## job 5365
// Cfu
module Cfu (
    input               cmd_valid,
    output              cmd_ready,
    input      [9:0]    cmd_payload_function_id,
    input      [31:0]   cmd_payload_inputs_0,
    input      [31:0]   cmd_payload_inputs_1,
    output reg          rsp_valid,
    input               rsp_ready,
    output reg [31:0]   rsp_payload_outputs_0,
    input               reset,
    input               clk
);
Size: roughly 14000 cells after synthesis, about 290 flip-flops, ~100000 µm² of cells after synthesis.
make LEC_CHECK=0 ABC_AREA=1 CAP_MARGIN=30 CELL_PAD_IN_SITES_DETAIL_PLACEMENT=0 CELL_PAD_IN_SITES_GLOBAL_PLACEMENT=2 CORE_MARGIN=2 CORE_UTILIZATION=46 CTS_CLUSTER_SIZE=25 GPL_TIMING_DRIVEN=0 MAX_ROUTING_LAYER=met4 MIN_ROUTING_LAYER=met2 PLACE_DENSITY=0.79 SETUP_SLACK_MARGIN=-0.0 SLEW_MARGIN=20 finish   # period 16.3 ns
run.sh (not shown) runs the stock make flow with config.mk's settings and CLKGATE_MAP_FILE=.
Job 5365: it failed with a tool error in 5_1_grt, so there are no final results.
What job 1469 does differently from job 5365 at the input level:
Settings: HOLD_SLACK_MARGIN: unset -> -0.07; TNS_END_PERCENT: unset -> 50; SETUP_SLACK_MARGIN: -0.0 -> unset; ABC_AREA: 1 -> unset; CELL_PAD_IN_SITES_DETAIL_PLACEMENT: 0 -> unset; MIN_ROUTING_LAYER: met2 -> unset; CAP_MARGIN: 30 -> 25; PLACE_DENSITY: 0.79 -> unset; CORE_UTILIZATION: 46 -> 23; CTS_CLUSTER_SIZE: 25 -> 11; GPL_TIMING_DRIVEN: 0 -> unset; CELL_PAD_IN_SITES_GLOBAL_PLACEMENT: 2 -> unset; the clock period (ns, I/O delays scaled along): 16.3 -> 20.0.
==> comparison <==
- Number of gates given a new drive strength after cts: job 1469 vs job 5365 down 569
- Job 1469 vs. job 5365: total setup buffers inserted after CTS saw a decrease, area of the core saw an increase, simple-gate share of the synthesized area saw a decrease.
- Changes observed in job 1469 relative to job 5365: chip area line of the yosys report now smaller, post-synthesis xor/xnor area fraction went up, number of standard-cell rows in the floorplan +65.
- Job 1469: PASS, flow complete, no timing, DRC or antenna violations
> inputs changed (job 1469 -> job 9843)
Settings: setting ABC_AREA to 1 for the first time; setting CELL_PAD_IN_SITES_GLOBAL_PLACEMENT to 2 for the first time; changing SLEW_MARGIN from 20 to 25; setting MIN_ROUTING_LAYER to met2 for the first time; setting GPL_TIMING_DRIVEN to 0 for the first time; removing TNS_END_PERCENT (formerly 50); changing CORE_UTILIZATION from 23 to 51; setting SETUP_SLACK_MARGIN to 4.05 for the first time; changing CAP_MARGIN from 25 to 20; setting CELL_PAD_IN_SITES_DETAIL_PLACEMENT to 2 for the first time; changing CORE_MARGIN from 2 to 10; removing HOLD_SLACK_MARGIN (formerly -0.07).
### Flow results
- Job 9843 failed in 3_5_place_dp with DPL-0033.
- From job 1469 to job 9843 the numbers moved as follows: area fraction in mux cells now smaller; count of mapped cells out of synthesis now larger; global placement routability congestion now larger; number of different library cells in the post-synthesis netlist now smaller.
- Job 9843 vs job 1469, post-synthesis average cell area went down by 1.2 µm².
- Job 1469 → job 9843: chip area line of the yosys report climbed 4500 µm², die size dropped about 50%, mapped cell area climbed 4.7%.
[inputs] job 7091 vs job 9843
Settings: changing CORE_UTILIZATION from 51 to 29; setting CORE_ASPECT_RATIO to 0.63 for the first time; setting PLACE_DENSITY_LB_ADDON to 0.18 for the first time; changing CELL_PAD_IN_SITES_DETAIL_PLACEMENT from 2 to 1; setting GPL_ROUTABILITY_DRIVEN to 0 for the first time; setting HOLD_SLACK_MARGIN to 0.09 for the first time.
Area after synthesis: job 7091 vs job 9843 identical
Taking job 9843 as the reference, in job 7091 vertical die dimension climbed 23 µm; overall die width up about 64%; area inside the core boundary shows an increase of 75%.
The log for job 7091 ends in 5_1_grt with error GRT-0116, so the run never completed.
### job 7091 -> job 2156
Settings: removing CORE_ASPECT_RATIO (formerly 0.63); changing CELL_PAD_IN_SITES_DETAIL_PLACEMENT from 1 to 2; changing CORE_UTILIZATION from 29 to 40; removing HOLD_SLACK_MARGIN (formerly 0.09); removing GPL_ROUTABILITY_DRIVEN (formerly 0); changing SETUP_SLACK_MARGIN from 4.05 to -1.75; removing PLACE_DENSITY_LB_ADDON (formerly 0.18); changing SLEW_MARGIN from 25 to 20.
Results
- Job 2156 never completed; the flow aborted with a tool error in 5_1_grt.
- On synthesis area per yosys, job 7091 tracks job 2156 almost exactly.
- Job 2156: post-cts resize count is 934 lower than what job 7091 reported.
- Job 7091 has higher area of placed instances than job 2156.
- Changes observed in job 2156 relative to job 7091: clock buffer count from CTS saw an increase; placed instance count dropped 1215.
- Diff job 2156..job 7091 | synthesized cell area | unchanged
- Diff job 7091 -> job 2156 | deepest level of the CTS H-tree | increase of 1
- The vertical extent of the die in job 7091 is 0.935 times that in job 2156.
- Area enclosed by the die boundary, job 2156 vs job 7091: down by more than a quarter
- Sort job 2156 and job 7091 by placed wire-length estimate asc -> top: job 7091


Setup of v3:
Starting RTL as in the previous note.
## Cfu
module Cfu (
    input               cmd_valid,
    output              cmd_ready,
    input      [9:0]    cmd_payload_function_id,
    input      [31:0]   cmd_payload_inputs_0,
    input      [31:0]   cmd_payload_inputs_1,
    output reg          rsp_valid,
    input               rsp_ready,
    output reg [31:0]   rsp_payload_outputs_0,
    input               reset,
    input               clk
);
Settings: LEC_CHECK=0, ABC_AREA=1, CAP_MARGIN=0, CORE_MARGIN=2, CORE_UTILIZATION=72, CTS_CLUSTER_DIAMETER=320, CTS_CLUSTER_SIZE=11, PLACE_DENSITY=0.37, SLEW_MARGIN=20, TNS_END_PERCENT=5; clock period 8.04 ns.
v3 | ERROR | 5_1_grt
For v49, these inputs were changed with respect to v3:
# v3
export LEC_CHECK = 0
export ABC_AREA = 1
export CAP_MARGIN = 0
export CORE_MARGIN = 2
export CORE_UTILIZATION = 72
export CTS_CLUSTER_DIAMETER = 320
export CTS_CLUSTER_SIZE = 11
export PLACE_DENSITY = 0.37
export SLEW_MARGIN = 20
export TNS_END_PERCENT = 5
create_clock -name core_clock -period 8.04 [get_ports {clk}]
# v49
export LEC_CHECK = 0
export CAP_MARGIN = 20
export CORE_MARGIN = 2
export CORE_UTILIZATION = 72
export CTS_CLUSTER_DIAMETER = 350
export PLACE_DENSITY_LB_ADDON = 0.0
export SETUP_SLACK_MARGIN = 2.83
export SLEW_MARGIN = 20
create_clock -name core_clock -period 16.9 [get_ports {clk}]
### Flow results
- From the logs: v49 reached the end of the flow and failed the layout checks with setup timing.
- Taking v3 as the reference, in v49 post-placement worst setup slack +5.51 ns, total placed cells including tap cells -3375.
- The lower total of cells resized after clock tree synthesis came out of v49.
- Chip area line of the yosys report ends up lower on v49.
- Relative to v3, adder and majority cell fraction of the synthesized area has increased by 2.3 points in v49.
Relative to v49, the following input files were edited for v39:
# v49
export LEC_CHECK = 0
export CAP_MARGIN = 20
export CORE_MARGIN = 2
export CORE_UTILIZATION = 72
export CTS_CLUSTER_DIAMETER = 350
export PLACE_DENSITY_LB_ADDON = 0.0
export SETUP_SLACK_MARGIN = 2.83
export SLEW_MARGIN = 20
create_clock -name core_clock -period 16.9 [get_ports {clk}]
# v39
export LEC_CHECK = 0
export ABC_AREA = 1
export CAP_MARGIN = 20
export CORE_MARGIN = 2
export CORE_UTILIZATION = 72
export CTS_CLUSTER_SIZE = 99
export SLEW_MARGIN = 20
create_clock -name core_clock -period 7.8 [get_ports {clk}]
## What came out
The flow ended early for v39: it failed with a tool error in 5_1_grt.
From the logs: v49 reached the end of the flow and failed the layout checks with setup timing.
Total die size was higher in v39 than in v49.
| mean instance size in the synthesized netlist | v39 vs v49 | 1.2 um^2 lower |
v39 gives less sequential fraction of the synthesis area than v49 did.
| weighted congestion reported at the end of routability-driven placement | higher: v39 |
On number of setup buffers added after CTS: between v49 and v39, it ends up higher for v39.
From v49 to v39 the numbers moved as follows: yosys stat chip area grew by about 4.7%, area after synthesis grew by 4500 um^2, synthesized-area fraction occupied by ao, oa, aoi and oai cells shrank by 1.9 points.
Net count entering floorplan went up by more than 10% going from v49 to v39.
Modified inputs, v52 compared to v39
# v39
export LEC_CHECK = 0
export ABC_AREA = 1
export CAP_MARGIN = 20
export CORE_MARGIN = 2
export CORE_UTILIZATION = 72
export CTS_CLUSTER_SIZE = 99
export SLEW_MARGIN = 20
create_clock -name core_clock -period 7.8 [get_ports {clk}]
# v52
export LEC_CHECK = 0
export CAP_MARGIN = 20
export CORE_MARGIN = 2
export CORE_UTILIZATION = 71
export CTS_CLUSTER_SIZE = 22
export HOLD_SLACK_MARGIN = -0.05
export MAX_ROUTING_LAYER = met4
export MIN_ROUTING_LAYER = met1
export SETUP_SLACK_MARGIN = 1.86
export SLEW_MARGIN = 20
create_clock -name core_clock -period 18.0 [get_ports {clk}]
Findings:
v52 finished every step from synthesis to the final layout, and the layout passed the timing, design-rule and antenna checks.
Count of buffers added by post-CTS timing repair for setup (v52 vs. v39) decreases by more than a quarter
On basic-gate share of the synthesized area counting and, or, nand and nor cells: v52 sits below v39.
Summary — post-synth area from yosys stat, v52 relative to v39: lower, by 4.5%.


## run A
Cfu again, from the RTL that the note above started with.
clock: 8.04 ns
lec_check: 0
abc_area: 1
cap_margin: 0
core_aspect_ratio: 0.69
core_margin: 2
core_utilization: 72
cts_cluster_size: 11
place_density: 0.37
slew_margin: 20
tns_end_percent: 5
Flow for run A halted at global routing, error code GRT-0116.
Modified inputs, run B compared to run A
# run A
export LEC_CHECK = 0
export ABC_AREA = 1
export CAP_MARGIN = 0
export CORE_ASPECT_RATIO = 0.69
export CORE_MARGIN = 2
export CORE_UTILIZATION = 72
export CTS_CLUSTER_SIZE = 11
export PLACE_DENSITY = 0.37
export SLEW_MARGIN = 20
export TNS_END_PERCENT = 5
create_clock -name core_clock -period 8.04 [get_ports {clk}]
# run B
export LEC_CHECK = 0
export CAP_MARGIN = 20
export CORE_MARGIN = 2
export CORE_UTILIZATION = 54
export SLEW_MARGIN = 20
create_clock -name core_clock -period 19.7 [get_ports {clk}]
[summary]
Summary of run A and run B: one run falls short of a clean finish, namely run A.
Going from run A to run B, the die area was enlarged.
In the flow results for run A and run B, the simple-gate area share of the yosys netlist is smaller on run B.
Between run A and run B, the number of cell instances after yosys synthesis is higher for run A.
Compared with run A, run B shows detailed placer's ending HPWL lower by about 15%.
Between run A and run B, the average size of a mapped cell is higher for run B.
Xor-xnor portion of the synthesized cell area on run B is up relative to run A.
As of run B, synthesized cell count had fallen by more than 10% compared to run A.
Run B — floorplan-stage core utilization 18 points lower, run A as reference
In run B, the fraction of the mapped netlist area in compound gates came out 1.9 points above the value in run A.
> inputs changed (run B -> run C)
# run B
export LEC_CHECK = 0
export CAP_MARGIN = 20
export CORE_MARGIN = 2
export CORE_UTILIZATION = 54
export SLEW_MARGIN = 20
create_clock -name core_clock -period 19.7 [get_ports {clk}]
# run C
export LEC_CHECK = 0
export CAP_MARGIN = 20
export CORE_MARGIN = 2
export CORE_UTILIZATION = 71
export CTS_CLUSTER_DIAMETER = 240
export CTS_CLUSTER_SIZE = 22
export HOLD_SLACK_MARGIN = -0.05
export MIN_ROUTING_LAYER = met1
export SETUP_SLACK_MARGIN = 2.36
export SLEW_MARGIN = 20
create_clock -name core_clock -period 17.3 [get_ports {clk}]
==> results <==
- The final report for run C shows a completed flow and a layout that fails verification, specifically setup timing.
- Sort run C and run B by global-route usage asc -> top: run B
- Compared with run B, run C shows a initial detailed-routing violation count that is 4444 higher.
- The run showing the greater final layout net count is run C.
- The standard cell area after detailed placement number comes out higher for run C vs run B.
- The die used by run C is smaller than the one used by run B.
- Run B → run C: number of iterations in the first detailed-routing pass picked up an extra 2, CTS H-tree depth dropped 1, placer's final routability congestion estimate +about 8%, worst endpoint data arrival time now sits lower, multi-input gate share of the layout cell area fell by 2.5 points.
- As far as wire length is concerned, run C and run B perform about the same.
### run C -> run D
# run C
export LEC_CHECK = 0
export CAP_MARGIN = 20
export CORE_MARGIN = 2
export CORE_UTILIZATION = 71
export CTS_CLUSTER_DIAMETER = 240
export CTS_CLUSTER_SIZE = 22
export HOLD_SLACK_MARGIN = -0.05
export MIN_ROUTING_LAYER = met1
export SETUP_SLACK_MARGIN = 2.36
export SLEW_MARGIN = 20
create_clock -name core_clock -period 17.3 [get_ports {clk}]
# run D
export LEC_CHECK = 0
export CAP_MARGIN = 20
export CORE_MARGIN = 2
export CORE_UTILIZATION = 23
export HOLD_SLACK_MARGIN = -0.06
export MAX_ROUTING_LAYER = met4
export SLEW_MARGIN = 20
create_clock -name core_clock -period 20.0 [get_ports {clk}]
==> comparison <==
Going from run C to run D, placer congestion estimate fell by 11%; wire length of the first global-routing pass rose by about 0.34%; power dissipated in the clock network rose by 64%; via count of the routed design fell by 10800; CTS buffer count rose by 17.
Run D completed every stage of the flow, and the final layout passed the timing, design-rule and antenna checks.
Compared with run C, run D shows a higher number of cells after detailed placement.
Relative to run D, the following input files were edited for run E:
# run D
export LEC_CHECK = 0
export CAP_MARGIN = 20
export CORE_MARGIN = 2
export CORE_UTILIZATION = 23
export HOLD_SLACK_MARGIN = -0.06
export MAX_ROUTING_LAYER = met4
export SLEW_MARGIN = 20
create_clock -name core_clock -period 20.0 [get_ports {clk}]
# run E
export LEC_CHECK = 0
export CAP_MARGIN = 20
export CORE_MARGIN = 2
export CORE_UTILIZATION = 72
export CTS_CLUSTER_SIZE = 10
export SLEW_MARGIN = 20
create_clock -name core_clock -period 7.8 [get_ports {clk}]
Run status, run E: aborted in global routing, error GRT-0116. Run D: PASS, flow complete, no timing, DRC or antenna violations. Comparing run D and run E, the lower die boundary width is on run E. Diff run E..run D | chip area line of the yosys report | unchanged. Run E ends up with higher buffers inserted during post-CTS setup optimization than run D does. Min total die size across run D and run E: run E.
Power and IR drop assume default switching activity.
